## run 1
==> flow/design.v <==
`timescale 1ns / 1ps
module magnitude_wrapper(
	input aclk,
	input aresetn,
	input s_i_data_valid,
	output reg s_o_data_ready,
	input [31:0] s_i_data,
	output reg m_o_data_valid,
	input m_i_data_ready,
	output reg [31:0] m_o_data
    );
	reg [31:0] o_data_temp;
	reg [15:0] data_real;
	reg [15:0] data_imag;
	reg start_calc;
	reg ack_calc;
	wire [15:0] in_real = s_i_data[15:0];
	wire [15:0] in_imag = s_i_data[31:16];
	always @ (posedge aclk)
		begin
			if (aresetn == 0) begin
				s_o_data_ready <= 1'b0;
				start_calc <= 1'b0;
			end
			if (ack_calc == 1'b1) begin
				start_calc <= 0;
			end
			if ( (s_i_data_valid == 1'b1) && (ack_calc == 0)) begin
				if (in_real[15] == 1'b1)
					data_real <= ~in_real + 16'd1;
				else
					data_real <= in_real;
				if (in_imag[15] == 1'b1)
					data_imag <= ~in_imag + 16'd1;
				else
					data_imag <= in_imag;
				s_o_data_ready <= 1;
				start_calc <= 1'b1;
			end
		end
	always @ (posedge aclk)
		begin
			if (aresetn == 0) begin
				ack_calc <= 0;
			end
			if (start_calc == 1'b1) begin
				ack_calc <= 1;
				o_data_temp <= data_real*data_real + data_imag*data_imag;
			end
			else begin
				ack_calc <= 0;
			end
		end
	always @ (posedge aclk)
		begin
			if (aresetn == 0) begin
				m_o_data_valid <= 1'b0;
			end
			if (m_i_data_ready == 1'b1) begin
				if (ack_calc == 0) begin
					m_o_data_valid <= 1'b0;
				end
				else begin
					m_o_data_valid <= 1'b1;
					m_o_data <= o_data_temp;
				end
			end
		end
endmodule
clock: 10.0 ns
lec_check: 0
abc_area: 1
cap_margin: 20
core_aspect_ratio: 0.5
core_margin: 7
core_utilization: 69
cts_cluster_diameter: 310
cts_cluster_size: 100
hold_slack_margin: 0.06
slew_margin: 25
run.sh (not shown) runs the stock make flow with config.mk's settings and CLKGATE_MAP_FILE=.
Changes in run 2 relative to run 1:
# run 1
export LEC_CHECK = 0
export ABC_AREA = 1
export CAP_MARGIN = 20
export CORE_ASPECT_RATIO = 0.5
export CORE_MARGIN = 7
export CORE_UTILIZATION = 69
export CTS_CLUSTER_DIAMETER = 310
export CTS_CLUSTER_SIZE = 100
export HOLD_SLACK_MARGIN = 0.06
export SLEW_MARGIN = 25
create_clock -name core_clock -period 10.0 [get_ports {aclk}]
# run 2
export LEC_CHECK = 0
export CAP_MARGIN = 20
export CORE_MARGIN = 2
export CORE_UTILIZATION = 35
export CTS_CLUSTER_DIAMETER = 32
export SLEW_MARGIN = 20
create_clock -name core_clock -period 10.0 [get_ports {aclk}]
Run 2 vs run 1, critical path launch point: data_real[11] vs data_real[9]. Setup WNS run 1 -> run 2: worse. Measured against run 1, the timing-limited maximum frequency of run 2 comes out at 0.863 times the reference value. Run 2 — worst hold margin 40 ps lower, run 1 as reference. Between run 1 and run 2, the flow reports final design instance area without fill decreasing by a few percent. Diff run 1 -> run 2: synthesized area shows a reduction of about 5%; core utilization of the finished layout dropped 36 points; required time of the critical path stayed essentially flat. Looking at destination of the critical timing path, the o_data_temp[28] result is from run 1; the o_data_temp[31] one comes from run 2.
Changes in run 3 relative to run 2:
# run 2
export LEC_CHECK = 0
export CAP_MARGIN = 20
export CORE_MARGIN = 2
export CORE_UTILIZATION = 35
export CTS_CLUSTER_DIAMETER = 32
export SLEW_MARGIN = 20
create_clock -name core_clock -period 10.0 [get_ports {aclk}]
# run 3
export LEC_CHECK = 0
export ABC_AREA = 1
export CAP_MARGIN = 20
export CORE_ASPECT_RATIO = 0.5
export CORE_MARGIN = 7
export CORE_UTILIZATION = 69
export CTS_CLUSTER_DIAMETER = 310
export CTS_CLUSTER_SIZE = 100
export HOLD_SLACK_MARGIN = 0.06
export SETUP_SLACK_MARGIN = -1.0
export SLEW_MARGIN = 25
create_clock -name core_clock -period 10.0 [get_ports {aclk}]
Notes after the runs:
Run 2 has a higher register share after synthesis than run 3. Diff run 2 -> run 3: xor and xnor area share after synthesis saw a decrease; clock skew higher. Run 3 vs run 2: wire length up in run 3. In run 3 relative to run 2, design area had gone up by a few percent.
What run 4 does differently from run 3 at the input level:
# run 3
export LEC_CHECK = 0
export ABC_AREA = 1
export CAP_MARGIN = 20
export CORE_ASPECT_RATIO = 0.5
export CORE_MARGIN = 7
export CORE_UTILIZATION = 69
export CTS_CLUSTER_DIAMETER = 310
export CTS_CLUSTER_SIZE = 100
export HOLD_SLACK_MARGIN = 0.06
export SETUP_SLACK_MARGIN = -1.0
export SLEW_MARGIN = 25
create_clock -name core_clock -period 10.0 [get_ports {aclk}]
# run 4
export LEC_CHECK = 0
export CAP_MARGIN = 20
export CORE_MARGIN = 2
export CORE_UTILIZATION = 40
export SLEW_MARGIN = 20
create_clock -name core_clock -period 10.0 [get_ports {aclk}]
## What came out
Area fraction in mux cells came out higher on run 4 than on run 3. Synthesized cell count, run 4 and run 3, higher one = run 3. The clock transition at the registers of the reported paths of run 4 falls short of that of run 3 by 20 ps. A launching instance or port of the critical path of data_real[9] is what run 3 shows, while data_real[11] belongs to run 4. When run 4 is measured against run 3, its utilization of the core after routing turns out 31 points lower. Relative to run 3, the vias per cell of run 4 is lower by 0.29.
What run 5 does differently from run 4 at the input level:
# run 4
export LEC_CHECK = 0
export CAP_MARGIN = 20
export CORE_MARGIN = 2
export CORE_UTILIZATION = 40
export SLEW_MARGIN = 20
create_clock -name core_clock -period 10.0 [get_ports {aclk}]
# run 5
export LEC_CHECK = 0
export CAP_MARGIN = 20
export CORE_ASPECT_RATIO = 1.32
export CORE_MARGIN = 9
export CORE_UTILIZATION = 19
export CTS_CLUSTER_DIAMETER = 97
export GPL_ROUTABILITY_DRIVEN = 0
export GPL_TIMING_DRIVEN = 1
export MIN_ROUTING_LAYER = met2
export SLEW_MARGIN = 20
create_clock -name core_clock -period 10.0 [get_ports {aclk}]
[summary]
Diff run 4 -> run 5: maximum number of pins on one net before global-route repair level; clock buffer count from CTS level. Critical path data required time ends up lower on run 4.
Setup changes, run 5 to run 6
# run 5
export LEC_CHECK = 0
export CAP_MARGIN = 20
export CORE_ASPECT_RATIO = 1.32
export CORE_MARGIN = 9
export CORE_UTILIZATION = 19
export CTS_CLUSTER_DIAMETER = 97
export GPL_ROUTABILITY_DRIVEN = 0
export GPL_TIMING_DRIVEN = 1
export MIN_ROUTING_LAYER = met2
export SLEW_MARGIN = 20
create_clock -name core_clock -period 10.0 [get_ports {aclk}]
# run 6
export LEC_CHECK = 0
export CAP_MARGIN = 20
export CELL_PAD_IN_SITES_GLOBAL_PLACEMENT = 1
export CORE_MARGIN = 2
export CORE_UTILIZATION = 35
export CTS_CLUSTER_DIAMETER = 228
export CTS_CLUSTER_SIZE = 61
export GPL_TIMING_DRIVEN = 0
export MAX_ROUTING_LAYER = met4
export PLACE_DENSITY_LB_ADDON = 0.27
export SETUP_SLACK_MARGIN = 0.67
export SLEW_MARGIN = 20
create_clock -name core_clock -period 10.0 [get_ports {aclk}]
Findings:
Cmp run 6 vs run 5: total vias in the final route lower in run 6
| utilization after layout | lower: run 5 |
Area growth from synthesis to layout in run 6 is 2.8 points below run 5.
Run 6 and run 5 ended up with roughly the same clock skew.
Summary: core region area, run 6 better than run 5
The hold slack of run 6 was superior to that of run 5.
The final layout from run 6, which completed every stage, passed the timing, DRC and antenna checks at the end of the flow.
Compared with run 5, run 6 shows fraction of area in multi-input gates higher by 1.7 points.


RTL: the design.v shown in full above, as it stands there.
clock: 11.4 ns
lec_check: 0
cap_margin: 30
core_margin: 2
core_utilization: 67
cts_cluster_diameter: 255
cts_cluster_size: 100
setup_slack_margin: -0.36
slew_margin: 20
The first run completed without violations.
Edit:
CAP_MARGIN = 20   (was 30)
CORE_UTILIZATION = 58   (was 67)
CTS_CLUSTER_DIAMETER = unset   (was 255)
CTS_CLUSTER_SIZE = unset   (was 100)
SETUP_SLACK_MARGIN = unset   (was -0.36)
clock period = 4.54 ns   (was 11.4 ns; I/O delays follow)
After rerunning: The new run finished with setup timing left; worst hold slack hardly moves; wire length increases by 11%; final cell count is higher by 18%; clock skew rises by 0.0070 ns; setup slack is worse by 5.9 ns; sequential cell count stays the same; synthesized area stays the same; core utilization rises by 0.98 points; via count rises by 9.3%; count of clock-buffer cells in the layout does not change.
Edit:
CORE_UTILIZATION = 72   (was 58)
CTS_CLUSTER_SIZE = 34   (was unset)
clock period = 6.18 ns   (was 4.54 ns; I/O delays follow)
Outcome: The new run finished but fails on setup timing. Global-route usage rises by 13 points. Flip-flop count is unchanged. Final area fell slightly. Fmax went down by roughly a tenth.
Edit:
CORE_UTILIZATION = 68   (was 72)
CTS_CLUSTER_SIZE = unset   (was 34)
clock period = 11.6 ns   (was 6.18 ns; I/O delays follow)
After rerunning:
- Now the flow produced a clean layout
- cell count falls by 12%
- routed wire length falls by about 40%
- setup slack gets better by 5.3 ns
- critical path depth falls by 2
- synthesized cell count stays the same
- die size rises by 5.7%
- sequential share of layout area rises by 2.2 points


== job 2424 ==
RTL: the design.v shown in full above, as it stands there.
clock: 5.29 ns
lec_check: 0
abc_area: 1
cap_margin: 20
core_margin: 2
core_utilization: 72
cts_cluster_diameter: 383
cts_cluster_size: 93
setup_slack_margin: 1.26
slew_margin: 20
tns_end_percent: 15
In job 2424 the implementation ran to completion but is not tape-out ready, as the final checks report negative setup slack.
## Diff of input files: job 4521 against job 2424
- TNS_END_PERCENT: 15 -> unset
- CTS_CLUSTER_DIAMETER: 383 -> unset
- ABC_AREA: 1 -> unset
- CTS_CLUSTER_SIZE: 93 -> unset
- SETUP_SLACK_MARGIN: 1.26 -> unset
- CORE_UTILIZATION: 72 -> 59
- the clock period (ns, I/O delays scaled along): 5.29 -> 5.28
==> results <==
For the detailed route wirelength on metal3, job 4521 came in about 90% lower than job 2424 did. In job 4521 the implementation ran to completion but is not tape-out ready, as the final checks report negative setup slack. Sequential-to-total area share from yosys stat: job 4521 vs job 2424 up 0.83 points. The setup-violating endpoint count in the final report number comes out higher for job 2424 vs job 4521. Job 4521 does worse than job 2424 on register-to-register slack. Job 2424 -> job 4521: flop count delta 0, exact match. Setup slack in job 4521 is smaller than in job 2424.
Input changes introduced in job 9172 (baseline for comparison: job 4521):
- swapping 59 for 40 in CORE_UTILIZATION
- swapping 5.28 for 8.17 in the clock period (ns, I/O delays scaled along)
Findings:
No stage failed in job 9172, and the final checks on the layout all came back clean. Job 9172: routed wire length lower than job 4521. Changes observed in job 9172 relative to job 4521: placed instance area dropped about 8%, initial cell density of the core dropped 20 points, number of stages on the worst setup path climbed 1. NOTE wire length of the first global-routing pass job 4521->job 9172 decreased by a few percent. Compare job 4521 and job 9172 | area taken by multi-input logic gates higher: job 4521.
Edits applied to the flow inputs when going from job 9172 to job 3548:
- setting TNS_END_PERCENT to 15 for the first time
- setting ABC_AREA to 1 for the first time
- setting CTS_CLUSTER_SIZE to 99 for the first time
- changing CORE_UTILIZATION from 40 to 72
- changing the clock period (ns, I/O delays scaled along) from 8.17 to 5.27
Results
Nothing crashed in job 3548 and all stages finished; the problem is that the final layout failed, the offending checks being negative setup slack. Final-stage net count (job 3548 / job 9172): 1.3. On job 3548: sequential portion of the cell area is 2.1 points lower than what job 9172 gave. Half-perimeter wire length after placement, job 9172 and job 3548: smaller value in job 9172. Looking at cell count, job 3548 sits above job 9172. Delta (job 3548 minus job 9172): total die size decreased by about 40% relative to the old numbers, worst slew slack as a fraction of its limit increased by 23 points relative to the old numbers.
[inputs] job 5141 vs job 3548
- putting CORE_ASPECT_RATIO at 1.45 where nothing was set
- putting CTS_CLUSTER_DIAMETER at 305 where nothing was set
- swapping 5.27 for 4.54 in the clock period (ns, I/O delays scaled along)
- The flow completed for job 5141, but it is not clean: the layout still shows negative setup slack.
- Total length of routed met2 wires ends up lower on job 3548.
- Number of clock buffers in the layout, job 3548 and job 5141: higher on job 5141
- On final critical-path setup slack: job 5141 sits below job 3548.
- Summary of job 5141 over job 3548: cell count higher; share of cell area taken by flip-flops and latches lower.
- When job 5141 is measured against job 3548, its share of the final layout cell area in multi-input gates turns out 0.39 points lower.


RTL: the design.v shown in full above, as it stands there.
Settings: LEC_CHECK=0, CAP_MARGIN=20, CORE_MARGIN=2, CORE_UTILIZATION=72, CTS_CLUSTER_SIZE=36, SLEW_MARGIN=20; clock period 6.92 ns.
The baseline finished but fails on setup timing.
Edit:
--- a/flow/config.mk
+++ b/flow/config.mk
@@ -7,2 +7,3 @@
 export LEC_CHECK = 0
+export ABC_AREA = 1
 export CAP_MARGIN = 20
@@ -10,3 +11,2 @@
 export CORE_UTILIZATION = 72
-export CTS_CLUSTER_SIZE = 36
 export SLEW_MARGIN = 20
==> flow/constraint.sdc (replaced) <==
create_clock -name core_clock -period 11.6 [get_ports {aclk}]
set_input_delay 2.3200 -clock core_clock [delete_from_list [all_inputs] [get_ports {aclk}]]
set_output_delay 2.3200 -clock core_clock [all_outputs]
set_load 0.01 [all_outputs]
=>
- The changed run went through all stages and came out clean
- die area grows by 5.3%
- cell area shrinks by 5.8%
- first-iteration DRC count shrinks by 2.7%
- via count grows by 3.4%
Edit:
--- a/flow/config.mk
+++ b/flow/config.mk
@@ -8,5 +8,7 @@
 export ABC_AREA = 1
-export CAP_MARGIN = 20
+export CAP_MARGIN = 15
 export CORE_MARGIN = 2
 export CORE_UTILIZATION = 72
+export CTS_CLUSTER_DIAMETER = 209
+export CTS_CLUSTER_SIZE = 34
 export SLEW_MARGIN = 20
==> flow/constraint.sdc (replaced) <==
create_clock -name core_clock -period 4.54 [get_ports {aclk}]
set_input_delay 0.9080 -clock core_clock [delete_from_list [all_inputs] [get_ports {aclk}]]
set_output_delay 0.9080 -clock core_clock [all_outputs]
set_load 0.01 [all_outputs]
What happened: With this change the flow stopped in 5_1_grt on GRT-0232. Die size is unchanged. Synthesized area does not change. Synthesized cell count stays the same.
Edit:
--- a/flow/config.mk
+++ b/flow/config.mk
@@ -8,7 +8,7 @@
 export ABC_AREA = 1
-export CAP_MARGIN = 15
+export CAP_MARGIN = 20
 export CORE_MARGIN = 2
 export CORE_UTILIZATION = 72
-export CTS_CLUSTER_DIAMETER = 209
-export CTS_CLUSTER_SIZE = 34
+export CTS_CLUSTER_DIAMETER = 229
+export CTS_CLUSTER_SIZE = 31
 export SLEW_MARGIN = 20
==> flow/constraint.sdc (replaced) <==
create_clock -name core_clock -period 6.46 [get_ports {aclk}]
set_input_delay 1.2920 -clock core_clock [delete_from_list [all_inputs] [get_ports {aclk}]]
set_output_delay 1.2920 -clock core_clock [all_outputs]
set_load 0.01 [all_outputs]
The changed run completed and failed the layout checks on setup timing.
Die size is unchanged.
Synthesized cell count is unchanged.
Synthesized area does not change.
Edit:
--- a/flow/config.mk
+++ b/flow/config.mk
@@ -8,7 +8,8 @@
 export ABC_AREA = 1
-export CAP_MARGIN = 20
+export CAP_MARGIN = 30
 export CORE_MARGIN = 2
 export CORE_UTILIZATION = 72
-export CTS_CLUSTER_DIAMETER = 229
-export CTS_CLUSTER_SIZE = 31
+export CTS_CLUSTER_SIZE = 73
+export PLACE_DENSITY = 0.43
+export SETUP_SLACK_MARGIN = -0.36
 export SLEW_MARGIN = 20
Effect:
- The changed run finished but fails on setup timing
- final area goes down by about 6.4%
- die area does not change
- final cell count goes down by 2.2%
- routed wire length goes down by 14%
- synthesized cell count is unchanged
- hold slack hardly moves
- sequential share of layout area goes up by 0.86 points
- critical path depth goes up by 2
